Design cpu_core, start of the top module:
module cpu_core (
    input  wire        clk,
    input  wire        rst_n,
    output reg         bus_valid,
    output reg         bus_write,
    output reg  [18:0] bus_addr,
    output reg  [18:0] bus_wdata,
    input  wire [18:0] bus_rdata
);
clock: 11.7 ns
lec_check: 0
abc_area: 1
cap_margin: 20
core_margin: 2
core_utilization: 72
cts_cluster_diameter: 204
cts_cluster_size: 31
place_density_lb_addon: 0.1
slew_margin: 20
run.sh (not shown) runs the stock make flow with config.mk's settings and CLKGATE_MAP_FILE=.
The starting point failed in 4_1_cts (DPL-0033).
Rerun with:
- CORE_UTILIZATION: 72 -> 64
- CTS_CLUSTER_DIAMETER: 204 -> not set
- CTS_CLUSTER_SIZE: 31 -> 98
- PLACE_DENSITY_LB_ADDON: 0.1 -> not set
- clock period: 11.7 -> 31.4 ns (I/O delays scaled with it)
Effect: The changed run stopped in 5_1_grt; die area climbs by roughly a tenth; synthesized cell count is unchanged; area after synthesis stays the same.
Rerun with:
- ABC_AREA: 1 -> not set
- CORE_UTILIZATION: 64 -> 58
- CTS_CLUSTER_SIZE: 98 -> not set
- clock period: 31.4 -> 37.9 ns (I/O delays scaled with it)
This time the run reached the layout checks and failed them: max-slew violations, negative setup slack.
Die area goes up by roughly a tenth.
Synthesized cell count went down by about a fifth.
Synthesized area is higher slightly.
Rerun with:
- CORE_UTILIZATION: 58 -> 72
- PLACE_DENSITY_LB_ADDON: not set -> 0.0
- clock period: 37.9 -> 15.3 ns (I/O delays scaled with it)
What happened:
- With this change the flow died in 4_1_cts, error DPL-0038
- synthesized area stays the same
- die area falls by 19%
- synthesized cell count is unchanged

* * *

Starting RTL as in the previous note.
Settings: LEC_CHECK=0, CAP_MARGIN=20, CORE_MARGIN=2, CORE_UTILIZATION=70, CTS_CLUSTER_DIAMETER=335, CTS_CLUSTER_SIZE=37, PLACE_DENSITY=0.65, SLEW_MARGIN=20, TNS_END_PERCENT=5; clock period 40.6 ns.
The starting point died in global routing with GRT-0232.
Next try:
Settings changed: ABC_AREA set to 1, CORE_UTILIZATION 70 to 67, CTS_CLUSTER_DIAMETER 335 to unset, CTS_CLUSTER_SIZE 37 to unset, PLACE_DENSITY 0.65 to 0.37, TNS_END_PERCENT 5 to unset.
Clock period 40.6 ns to 54.9 ns, I/O delays scaled along.
What happened: The new run passed the timing, DRC and antenna checks; die area increases by a few percent; synthesized cell count went up by about a fifth; synthesized area decreases slightly.
Next try:
Settings changed: CORE_UTILIZATION 67 to 59, CTS_CLUSTER_DIAMETER set to 261, CTS_CLUSTER_SIZE set to 98, TNS_END_PERCENT set to 5.
Clock period 54.9 ns to 27.4 ns, I/O delays scaled along.
The new run completed and failed the layout checks on negative setup slack.
Routed wire length climbs by a quarter to a third.
Die area climbs by roughly a tenth.
Utilization climbs by 8.8 points.
Critical path depth drops by 10.
Synthesized cell count stays the same.
Next try:
Settings changed: CORE_UTILIZATION 59 to 72, CTS_CLUSTER_DIAMETER 261 to 208, PLACE_DENSITY 0.37 to 0.42, TNS_END_PERCENT 5 to 10.
Clock period 27.4 ns to 25.5 ns, I/O delays scaled along.
Result: This time the run stopped in clock tree synthesis; synthesized area does not change; synthesized cell count does not change; die size goes down by 18%.
Next try:
Settings changed: ABC_AREA 1 to unset, CORE_UTILIZATION 72 to 29, CTS_CLUSTER_DIAMETER 208 to unset, CTS_CLUSTER_SIZE 98 to unset, PLACE_DENSITY 0.42 to unset, TNS_END_PERCENT 10 to unset.
Clock period 25.5 ns to 44.3 ns, I/O delays scaled along.
Result: The new run finished with timing, DRC and antenna clean. Synthesized area went up slightly. Die area came out higher by well over a third. Synthesized cell count drops by about a fifth.
Next try:
Settings changed: CORE_UTILIZATION 29 to 58, SETUP_SLACK_MARGIN set to 5.0.
Clock period 44.3 ns to 25.0 ns, I/O delays scaled along.
What happened: The changed run reached the layout checks and failed them: negative setup slack; global-route usage rises by 31 points; sequential power rises by well over a third; area after synthesis stays the same; worst setup slack got worse by 16 ns; sequential cell count is unchanged; combinational power rises by well over a third; core utilization rises by 52 points.

* * *

Setup of run A:
Starting RTL as in the previous note.
Settings: LEC_CHECK=0, ABC_AREA=1, CAP_MARGIN=5, CORE_MARGIN=2, CORE_UTILIZATION=67, CTS_CLUSTER_DIAMETER=52, CTS_CLUSTER_SIZE=31, GPL_ROUTABILITY_DRIVEN=1, GPL_TIMING_DRIVEN=1, SETUP_SLACK_MARGIN=5.0, SLEW_MARGIN=5; clock period 43.2 ns.
Run A: it failed during global routing, and the tool reported GRT-0232.
Setup changes, run A to run B
# run A
export LEC_CHECK = 0
export ABC_AREA = 1
export CAP_MARGIN = 5
export CORE_MARGIN = 2
export CORE_UTILIZATION = 67
export CTS_CLUSTER_DIAMETER = 52
export CTS_CLUSTER_SIZE = 31
export GPL_ROUTABILITY_DRIVEN = 1
export GPL_TIMING_DRIVEN = 1
export SETUP_SLACK_MARGIN = 5.0
export SLEW_MARGIN = 5
create_clock -name core_clock -period 43.2 [get_ports {clk}]
# run B
export LEC_CHECK = 0
export CAP_MARGIN = 20
export CORE_MARGIN = 2
export CORE_UTILIZATION = 40
export SLEW_MARGIN = 20
create_clock -name core_clock -period 45.0 [get_ports {clk}]
[summary]
- Run B did not stop at any stage, and its layout met the timing, DRC and antenna checks.
- The lower synthesized cell count of run B and run A is in run B.
- The final reports for run B and run A show number of clock sinks lower in the former.
- Delta (run B minus run A): die area moved up; number of buffer cells added on primary ports level; post-synthesis chip area from yosys moved up; number of distinct library cells after synthesis moved up; die boundary width moved up.
- Between run B and run A, it is run B whose simple-gate area share of the yosys netlist is lower, by 9.6 points.
#### Input delta (run C over run B)
# run B
export LEC_CHECK = 0
export CAP_MARGIN = 20
export CORE_MARGIN = 2
export CORE_UTILIZATION = 40
export SLEW_MARGIN = 20
create_clock -name core_clock -period 45.0 [get_ports {clk}]
# run C
export LEC_CHECK = 0
export CAP_MARGIN = 20
export CORE_MARGIN = 8
export CORE_UTILIZATION = 40
export GPL_ROUTABILITY_DRIVEN = 0
export SLEW_MARGIN = 20
export TNS_END_PERCENT = 95
create_clock -name core_clock -period 45.0 [get_ports {clk}]
Results
In terms of sequential share of layout area, run B and run C differ only marginally. Run C against run B: signed area change from the synthesized netlist to the final layout -0.79 points, post-layout minimum cycle time +0.21 ns.
Setup changes, run C to run D
# run C
export LEC_CHECK = 0
export CAP_MARGIN = 20
export CORE_MARGIN = 8
export CORE_UTILIZATION = 40
export GPL_ROUTABILITY_DRIVEN = 0
export SLEW_MARGIN = 20
export TNS_END_PERCENT = 95
create_clock -name core_clock -period 45.0 [get_ports {clk}]
# run D
export LEC_CHECK = 0
export CAP_MARGIN = 20
export CORE_MARGIN = 2
export CORE_UTILIZATION = 40
export SLEW_MARGIN = 20
create_clock -name core_clock -period 44.3 [get_ports {clk}]
--- outcome ---
Final standard cell count with taps included and fillers excluded: run D > run C
Diff run C -> run D: detail-routed via count per cell went down 0.23, combinational cell fraction of total power went up 2.3 points.
Per the comparison of run D with run C, global-route met2 utilization increased 9.1 points; worst slack after detailed placement has increased.
Run D finished all stages; the layout is clean.
Run C completed end to end with timing, DRC and antenna clean.
Inputs modified between run D and run E:
# run D
export LEC_CHECK = 0
export CAP_MARGIN = 20
export CORE_MARGIN = 2
export CORE_UTILIZATION = 40
export SLEW_MARGIN = 20
create_clock -name core_clock -period 44.3 [get_ports {clk}]
# run E
export LEC_CHECK = 0
export CAP_MARGIN = 20
export CORE_MARGIN = 2
export CORE_UTILIZATION = 66
export CTS_CLUSTER_SIZE = 37
export SLEW_MARGIN = 20
export TNS_END_PERCENT = 5
create_clock -name core_clock -period 40.6 [get_ports {clk}]
## What came out
What the final checks of run E revealed, after a flow that finished every stage, was a layout that fails on setup timing.
Comparing run E and run D, the higher logic depth of the worst setup path including buffers is on run D.
Cell count: higher on run D
From run D to run E the numbers moved as follows: xor and xnor fraction of the mapped netlist area held; fraction of the core area covered by cells at the end of the flow has increased; sequential share of layout area went down 0.59 points.
Higher minimum setup slack after placement goes to run D over run E.
Run E gives more area of the multi-input gates than run D did.
Worst-case register-to-register setup slack in run E is 3.36 ns lower than in run D
Run E falls short of run D in finished layout cell area.

* * *

The RTL this note starts from:
==> flow/design.v <==
module if_stage (
    input  wire        clk,
    input  wire        rst_n,
    input  wire        stall,
    input  wire        branch_taken,
    input  wire [18:0] branch_target,
    output reg         ibus_valid,
    output reg  [18:0] ibus_addr,
    input  wire [18:0] ibus_rdata,
    output reg  [18:0] pc,
    output reg  [18:0] instruction
);
    always @(posedge clk or negedge rst_n) begin
        if (!rst_n) begin
            pc          <= 19'd0;
            ibus_valid  <= 1'b0;
        end
        else if (!stall) begin
            pc <= branch_taken ? branch_target : pc + 19'd1;
            ibus_valid <= 1'b1;
            ibus_addr  <= pc;
        end
    end
    always @(posedge clk or negedge rst_n) begin
        if (!rst_n)
            instruction <= 19'd0;
        else if (ibus_valid)
            instruction <= ibus_rdata;
    end
endmodule
module id_stage(
    input [18:0] instruction,
    output [4:0] opcode,
    output [2:0] rd,
    output [2:0] rs1,
    output [2:0] rs2,
    output [14:0] immediate,
    output reg [1:0] prediction
);
    assign opcode = instruction[18:14];
    assign rd = instruction[13:11];
    assign rs1 = instruction[10:8];
    assign rs2 = instruction[7:5];
    assign immediate = instruction[14:0];
    always @(*) begin
        case(opcode)
            5'b01010, 5'b01011, 5'b01100: prediction = 2'b10;  
            default: prediction = 2'b00;  
        endcase
    end
endmodule
module regfile(
    input clk,
    input [2:0] rd_addr,
    input [2:0] rs1_addr,
    input [2:0] rs2_addr,
    input [18:0] wb_data,
    input reg_write,
    output [18:0] rs1_data,
    output [18:0] rs2_data
);
    reg [18:0] registers [0:7];
    always @(posedge clk) begin
        if (reg_write && rd_addr != 0)
            registers[rd_addr] <= wb_data;
    end
    assign rs1_data = (rs1_addr == 3'd0) ? 19'd0 : registers[rs1_addr];
    assign rs2_data = (rs2_addr == 3'd0) ? 19'd0 : registers[rs2_addr];
endmodule
module alu(
    input [4:0] opcode,
    input [18:0] operand_a,
    input [18:0] operand_b,
    output reg [18:0] result,
    output reg zero_flag,
    output reg div_by_zero
);
    always @(*) begin
        result = 19'd0;
        div_by_zero = 1'b0;
        case(opcode)
            5'b00000: result = operand_a + operand_b;
            5'b00001: result = operand_a - operand_b;
            5'b00010: result = operand_a * operand_b;
            5'b00011: begin
                div_by_zero = (operand_b == 0);
                result = (operand_b == 0) ? 19'h7FFFF : operand_a / operand_b;
            end
            5'b00100: result = operand_a & operand_b;
            5'b00101: result = operand_a | operand_b;
            5'b00110: result = operand_a ^ operand_b;
            5'b00111: result = ~operand_a;
            5'b01000: result = operand_a + 1;
            5'b01001: result = operand_a - 1;
        endcase
        zero_flag = (result == 0);
    end
endmodule
module cpu_core (
    input  wire        clk,
    input  wire        rst_n,
    output reg         bus_valid,
    output reg         bus_write,
    output reg  [18:0] bus_addr,
    output reg  [18:0] bus_wdata,
    input  wire [18:0] bus_rdata
);
    wire [18:0] if_pc;
    wire [18:0] if_instr;
    wire [4:0]  opcode;
    wire [2:0]  rd, rs1, rs2;
    wire [14:0] imm;
    wire [18:0] rs1_data, rs2_data;
    wire [18:0] alu_result;
    wire        zero_flag;
    wire        div_by_zero;
    wire [18:0] wb_data;
    wire        reg_write;
    wire is_load  = (opcode == 5'b01000);
    wire is_store = (opcode == 5'b01001);
    wire mem_access = is_load | is_store;
    if_stage ifs (
        .clk(clk),
        .rst_n(rst_n),
        .stall(mem_access),           
        .branch_taken(1'b0),
        .branch_target(19'd0),
        .ibus_valid(),                
        .ibus_addr(),                 
        .ibus_rdata(bus_rdata),
        .pc(if_pc),
        .instruction(if_instr)
    );
    id_stage id (
        .instruction(if_instr),
        .opcode(opcode),
        .rd(rd),
        .rs1(rs1),
        .rs2(rs2),
        .immediate(imm),
        .prediction()
    );
    regfile rf (
        .clk(clk),
        .rd_addr(rd),
        .rs1_addr(rs1),
        .rs2_addr(rs2),
        .wb_data(wb_data),
        .reg_write(reg_write),
        .rs1_data(rs1_data),
        .rs2_data(rs2_data)
    );
    alu alu_u (
        .opcode(opcode),
        .operand_a(rs1_data),
        .operand_b(rs2_data),
        .result(alu_result),
        .zero_flag(zero_flag),
        .div_by_zero(div_by_zero)
    );
always @(*) begin
    bus_valid = mem_access;
    bus_write = is_store;
    bus_addr  = alu_result;
    bus_wdata = rs2_data;
end
    assign wb_data =
        (is_load)  ? bus_rdata :
                     alu_result;
    assign reg_write = ~is_store & ~is_load;
endmodule
make LEC_CHECK=0 CAP_MARGIN=20 CELL_PAD_IN_SITES_GLOBAL_PLACEMENT=3 CORE_ASPECT_RATIO=0.93 CORE_MARGIN=2 CORE_UTILIZATION=62 CTS_CLUSTER_DIAMETER=343 GPL_ROUTABILITY_DRIVEN=0 GPL_TIMING_DRIVEN=0 PLACE_DENSITY_LB_ADDON=0.17 SETUP_SLACK_MARGIN=5.0 SLEW_MARGIN=15 TNS_END_PERCENT=55 finish   # period 43.2 ns
The baseline ended with an error in 3_1_place_gp_skip_io, error FLW-0024.
Then changed:
CELL_PAD_IN_SITES_GLOBAL_PLACEMENT = not set   (was 3)
CORE_ASPECT_RATIO = not set   (was 0.93)
CORE_UTILIZATION = 58   (was 62)
CTS_CLUSTER_DIAMETER = not set   (was 343)
GPL_ROUTABILITY_DRIVEN = not set   (was 0)
GPL_TIMING_DRIVEN = not set   (was 0)
PLACE_DENSITY_LB_ADDON = not set   (was 0.17)
SLEW_MARGIN = 20   (was 15)
TNS_END_PERCENT = not set   (was 55)
clock period = 45.0 ns   (was 43.2 ns; I/O delays follow)
The new run finished with timing, DRC and antenna clean. Die area came out higher by 6.8%. Area after synthesis stays the same. Synthesized cell count does not change.
Then changed:
ABC_AREA = 1   (was not set)
CELL_PAD_IN_SITES_GLOBAL_PLACEMENT = 3   (was not set)
CORE_MARGIN = 9   (was 2)
CORE_UTILIZATION = 69   (was 58)
GPL_ROUTABILITY_DRIVEN = 0   (was not set)
MIN_ROUTING_LAYER = met2   (was not set)
PLACE_DENSITY = 0.49   (was not set)
SETUP_SLACK_MARGIN = not set   (was 5.0)
TNS_END_PERCENT = 30   (was not set)
This time the run died in 3_1_place_gp_skip_io, error GPL-0301.
Synthesized cell count came out higher by about 20%.
Area after synthesis came out lower by 0.56%.
Die area came out lower by 3.8%.
Then changed:
CELL_PAD_IN_SITES_GLOBAL_PLACEMENT = not set   (was 3)
CORE_MARGIN = 2   (was 9)
CORE_UTILIZATION = 72   (was 69)
GPL_ROUTABILITY_DRIVEN = not set   (was 0)
MIN_ROUTING_LAYER = not set   (was met2)
PLACE_DENSITY = not set   (was 0.49)
TNS_END_PERCENT = not set   (was 30)
clock period = 54.9 ns   (was 45.0 ns; I/O delays follow)
The new run completed with no timing, DRC or antenna violations.
Area after synthesis is unchanged.
Die size drops by about 16%.
Synthesized cell count is unchanged.
No activity file was given, so power comes from the tool's default toggle rates.
